==> inputs of ember <==
==> flow/design.v <==
`timescale 1ns/1ps
module s_axil_register # (
    parameter   S_AXI_ADDR_WIDTH = 6,
                S_AXI_DATA_WIDTH = 32
)
(   
    input                                   ACLK    ,
    input                                   ARESET  ,
    input   [S_AXI_ADDR_WIDTH-1 : 0]        AWADDR  ,
    input                                   AWVALID ,
    output                                  AWREADY ,
    input   [S_AXI_DATA_WIDTH-1 : 0]        WDATA   ,
    input                                   WVALID  ,
    output                                  WREADY  ,
    input   [S_AXI_DATA_WIDTH/8-1 : 0]      WSTRB   ,
    output  [1 : 0]                         BRESP   ,
    output                                  BVALID  ,
    input                                   BREADY  ,
    input   [S_AXI_ADDR_WIDTH-1 : 0]        ARADDR  ,
    input                                   ARVALID ,
    output                                  ARREADY ,
    output  [S_AXI_DATA_WIDTH-1 : 0]        RDATA   ,
    output  [1 : 0]                         RRESP   ,
    output                                  RVALID  ,
    input                                   RREADY
);  
    localparam  ADDR_REG_0 = 'h00, ADDR_REG_8 = 'h20,
                ADDR_REG_1 = 'h04, ADDR_REG_9 = 'h24,
                ADDR_REG_2 = 'h08, ADDR_REG_A = 'h28,
                ADDR_REG_3 = 'h0C, ADDR_REG_B = 'h2C,
                ADDR_REG_4 = 'h10, ADDR_REG_C = 'h30,
                ADDR_REG_5 = 'h14, ADDR_REG_D = 'h34,
                ADDR_REG_6 = 'h18, ADDR_REG_E = 'h38,
                ADDR_REG_7 = 'h1C, ADDR_REG_F = 'h3C;
    reg     [S_AXI_DATA_WIDTH-1 : 0]    registers [0 : 15];
    localparam  ST_AW_IDLE = 2'd0,       
                ST_AW_PREP = 2'd1,       
                ST_AW_WAIT = 2'd2,       
                ST_AW_DONE = 2'd3;       
    reg     [1 : 0]                     aw_state, aw_next;   
    reg     [S_AXI_ADDR_WIDTH-1 : 0]    aw_reg;              
    wire                                aw_hs;               
    reg                                 aw_hs_flag;          
    wire                                aw_w_hs_flag;        
    always @ (posedge ACLK) begin
        if (ARESET)     aw_state <= ST_AW_IDLE;
        else            aw_state <= aw_next;
    end
    always @ (*) begin
        aw_next = aw_state;
        case (aw_state)
            ST_AW_IDLE : if (AWVALID)       aw_next = ST_AW_PREP; 
                         else               aw_next = ST_AW_IDLE;
            ST_AW_PREP :                    aw_next = ST_AW_WAIT;
            ST_AW_WAIT : if (aw_w_hs_flag)  aw_next = ST_AW_DONE;
                         else               aw_next = ST_AW_WAIT;
            ST_AW_DONE :                    aw_next = ST_AW_IDLE;
            default    :                    aw_next = ST_AW_IDLE;
        endcase
    end
    assign aw_hs   = (AWVALID & AWREADY);        
    assign AWREADY = (aw_state == ST_AW_IDLE);   
    always @ (posedge ACLK) begin
        if      (ARESET)        aw_reg <= 'h0;
        else if (aw_hs)         aw_reg <= AWADDR;
    end
    always @ (posedge ACLK) begin
        if      (ARESET)                    aw_hs_flag <= 1'b0;
        else if (aw_hs)                     aw_hs_flag <= 1'b1;
        else if (aw_state == ST_AW_DONE)    aw_hs_flag <= 1'b0;
    end
    localparam  ST_W_IDLE = 3'd0,    
                ST_W_PREP = 3'd1,    
                ST_W_WAIT = 3'd2,    
                ST_W_RESP = 3'd3,    
                ST_W_DONE = 3'd4;    
    reg     [2 : 0]                     w_state, w_next;     
    reg     [S_AXI_DATA_WIDTH-1 : 0]    w_reg;               
    wire    [S_AXI_DATA_WIDTH-1 : 0]    w_mask;              
    reg     [S_AXI_DATA_WIDTH-1 : 0]    w_mask_reg;          
    wire                                w_hs;                
    reg                                 w_hs_flag;           
    always @ (posedge ACLK) begin
        if (ARESET)     w_state <= ST_W_IDLE;
        else            w_state <= w_next;
    end
    always @ (*) begin
        w_next = w_state;
        case (w_state)
            ST_W_IDLE : if (WVALID)         w_next = ST_W_PREP;
                        else                w_next = ST_W_IDLE;
            ST_W_PREP :                     w_next = ST_W_WAIT;
            ST_W_WAIT : if (aw_w_hs_flag)   w_next = ST_W_RESP;
                        else                w_next = ST_W_WAIT;
            ST_W_RESP : if (BREADY)         w_next = ST_W_DONE;
                        else                w_next = ST_W_RESP;
            ST_W_DONE :                     w_next = ST_W_IDLE;
            default   :                     w_next = ST_W_IDLE;
        endcase
    end
    assign w_hs   = (WVALID & WREADY);               
    assign WREADY = (w_state == ST_W_IDLE);          
    assign BVALID = (w_state == ST_W_RESP);          
    assign BRESP  = 2'b00;                           
    assign aw_w_hs_flag = aw_hs_flag & w_hs_flag;    
    assign w_mask  = { {8{WSTRB[3]}}, {8{WSTRB[2]}}, {8{WSTRB[1]}}, {8{WSTRB[0]}} };     
    always @ (posedge ACLK) begin
        if      (ARESET)                w_reg <= 'h0;
        else if (w_hs)                  w_reg <= (WDATA & w_mask);
    end
    always @ (posedge ACLK) begin
        if      (ARESET)                w_mask_reg <= 'h0;
        else if (w_hs)                  w_mask_reg <= w_mask;
    end
    always @ (posedge ACLK) begin
        if      (ARESET)                w_hs_flag <= 1'b0;
        else if (w_hs)                  w_hs_flag <= 1'b1;
        else if (w_state == ST_W_RESP)  w_hs_flag <= 1'b0;
    end
    integer i;
    always @ (posedge ACLK) begin
        if (ARESET) begin
            for (i = 0; i < 16; i = i + 1) registers[i] <= 'h0;
        end
        else if (aw_w_hs_flag) begin
            case (aw_reg)
                ADDR_REG_0 : registers[0]  <= w_reg | (registers[0]  & ~w_mask_reg);
                ADDR_REG_1 : registers[1]  <= w_reg | (registers[1]  & ~w_mask_reg);
                ADDR_REG_2 : registers[2]  <= w_reg | (registers[2]  & ~w_mask_reg);
                ADDR_REG_3 : registers[3]  <= w_reg | (registers[3]  & ~w_mask_reg);
                ADDR_REG_4 : registers[4]  <= w_reg | (registers[4]  & ~w_mask_reg);
                ADDR_REG_5 : registers[5]  <= w_reg | (registers[5]  & ~w_mask_reg);
                ADDR_REG_6 : registers[6]  <= w_reg | (registers[6]  & ~w_mask_reg);
                ADDR_REG_7 : registers[7]  <= w_reg | (registers[7]  & ~w_mask_reg);
                ADDR_REG_8 : registers[8]  <= w_reg | (registers[8]  & ~w_mask_reg);
                ADDR_REG_9 : registers[9]  <= w_reg | (registers[9]  & ~w_mask_reg);
                ADDR_REG_A : registers[10] <= w_reg | (registers[10] & ~w_mask_reg);
                ADDR_REG_B : registers[11] <= w_reg | (registers[11] & ~w_mask_reg);
                ADDR_REG_C : registers[12] <= w_reg | (registers[12] & ~w_mask_reg);
                ADDR_REG_D : registers[13] <= w_reg | (registers[13] & ~w_mask_reg);
                ADDR_REG_E : registers[14] <= w_reg | (registers[14] & ~w_mask_reg);
                ADDR_REG_F : registers[15] <= w_reg | (registers[15] & ~w_mask_reg);
            endcase
        end
    end
    localparam  ST_R_IDLE = 2'd0,    
                ST_R_PREP = 2'd1,    
                ST_R_DATA = 2'd2,    
                ST_R_DONE = 2'd3;    
    reg     [1 : 0]                     r_state, r_next;     
    reg     [S_AXI_ADDR_WIDTH-1 : 0]    ar_reg;              
    wire                                ar_hs;               
    reg     [S_AXI_DATA_WIDTH-1 : 0]    r_reg;               
    always @ (posedge ACLK) begin
        if (ARESET)     r_state <= ST_R_IDLE;
        else            r_state <= r_next;
    end
    always @ (*) begin
        r_next = r_state;
        case (r_state)
            ST_R_IDLE : if (ARVALID)    r_next = ST_R_PREP;
                        else            r_next = ST_R_IDLE;
            ST_R_PREP :                 r_next = ST_R_DATA;
            ST_R_DATA : if (RREADY)     r_next = ST_R_DONE;
                        else            r_next = ST_R_DATA;
            ST_R_DONE :                 r_next = ST_R_IDLE;
            default   :                 r_next = ST_R_IDLE;
        endcase
    end
    assign ar_hs   = (ARREADY & ARVALID);        
    assign ARREADY = (r_state == ST_R_IDLE);     
    assign RVALID  = (r_state == ST_R_DATA);     
    assign RRESP   = 2'b00;                      
    assign RDATA   = r_reg;                      
    always @ (posedge ACLK) begin
        if      (ARESET)    ar_reg <= 'h0;
        else if (ar_hs)     ar_reg <= ARADDR;
    end
    always @ (posedge ACLK) begin
        if (ARESET) 
            r_reg <= 'h0;
        else begin
            case (ar_reg)
                ADDR_REG_0 : r_reg <= registers[0];
                ADDR_REG_1 : r_reg <= registers[1];
                ADDR_REG_2 : r_reg <= registers[2];
                ADDR_REG_3 : r_reg <= registers[3];
                ADDR_REG_4 : r_reg <= registers[4];
                ADDR_REG_5 : r_reg <= registers[5];
                ADDR_REG_6 : r_reg <= registers[6];
                ADDR_REG_7 : r_reg <= registers[7];
                ADDR_REG_8 : r_reg <= registers[8];
                ADDR_REG_9 : r_reg <= registers[9];
                ADDR_REG_A : r_reg <= registers[10];
                ADDR_REG_B : r_reg <= registers[11];
                ADDR_REG_C : r_reg <= registers[12];
                ADDR_REG_D : r_reg <= registers[13];
                ADDR_REG_E : r_reg <= registers[14];
                ADDR_REG_F : r_reg <= registers[15];
            endcase
        end
    end
endmodule
==> flow/run.sh <==
#!/bin/bash
# the make line also repeats each setting of config.mk as NAME=value (left out here)
make -C /OpenROAD-flow-scripts/flow DESIGN_CONFIG=/design/flow/config.mk WORK_HOME=/design/flow/orfs CLKGATE_MAP_FILE= finish
==> flow/config.mk <==
export PLATFORM = sky130hd
export DESIGN_NAME = s_axil_register
export DESIGN_NICKNAME = s_axil_register
export VERILOG_FILES = /design/flow/design.v
export SDC_FILE = /design/flow/constraint.sdc
export NUM_CORES = 4
export LEC_CHECK = 0
export CAP_MARGIN = 20
export CORE_ASPECT_RATIO = 1.52
export CORE_MARGIN = 2
export CORE_UTILIZATION = 40
export CTS_CLUSTER_DIAMETER = 170
export GPL_TIMING_DRIVEN = 0
export PLACE_DENSITY_LB_ADDON = 0.02
export SLEW_MARGIN = 20
==> flow/constraint.sdc <==
create_clock -name core_clock -period 2.3 [get_ports {ACLK}]
set_input_delay 0.4600 -clock core_clock [delete_from_list [all_inputs] [get_ports {ACLK}]]
set_output_delay 0.4600 -clock core_clock [all_outputs]
set_load 0.01 [all_outputs]
==> inputs of willow, as changes to ember <==
CORE_ASPECT_RATIO = unset   (was 1.52)
CORE_UTILIZATION = 72   (was 40)
CTS_CLUSTER_DIAMETER = unset   (was 170)
GPL_TIMING_DRIVEN = unset   (was 0)
MAX_ROUTING_LAYER = met4   (was unset)
PLACE_DENSITY_LB_ADDON = 0.01   (was 0.02)
SETUP_SLACK_MARGIN = 0.8   (was unset)
==> flow/constraint.sdc (replaced) <==
create_clock -name core_clock -period 2.69 [get_ports {ACLK}]
set_input_delay 0.5380 -clock core_clock [delete_from_list [all_inputs] [get_ports {ACLK}]]
set_output_delay 0.5380 -clock core_clock [all_outputs]
set_load 0.01 [all_outputs]
==> results.ini <==
[worst_setup_path]
start_kind=input port

[global_routing]
grt.total_usage_pct=41.72
antenna_found_initial=7

[status]
violations=setup timing
outcome=failed layout checks

[routing]
routed-wl-met3_um=14730

[sta]
setup_viol=24
drv_slew=0
fin_ws_ps=-49.29

[cells_and_area]
final_area_um2=29950
flow.area_growth_from_synthesis_pct=24.10
flop-count=607

(the above is from ember)
==> results.ini <==
[yosys]
postSynthAreaPerCell_um2=9.093
ys_sh_xor_pct=0
synthCells=2654
syn-cell-area_um2=24130
ys_cells=2654
ys.flops=607
synth-async-reset-ratio_pct=0
yosys_most_used_dff=dfxtp_1

[placement]
dp_cells=3033
pre_cts_slack_ps=170.6
postPlaceCellArea_um2=25620

[status]
tool.error=[ERROR GRT-0232] Routing congestion too high. Check the congestion heatmap in the GUI.
lastStage=global routing
outcome=stopped before the end

[die]
core_region_area_um2=33280

[cts]
cts-root-buf=clkbuf_16
post_cts_resize_count=349

[global_routing]
grt.total_usage_pct=91.62

(the above is from willow)
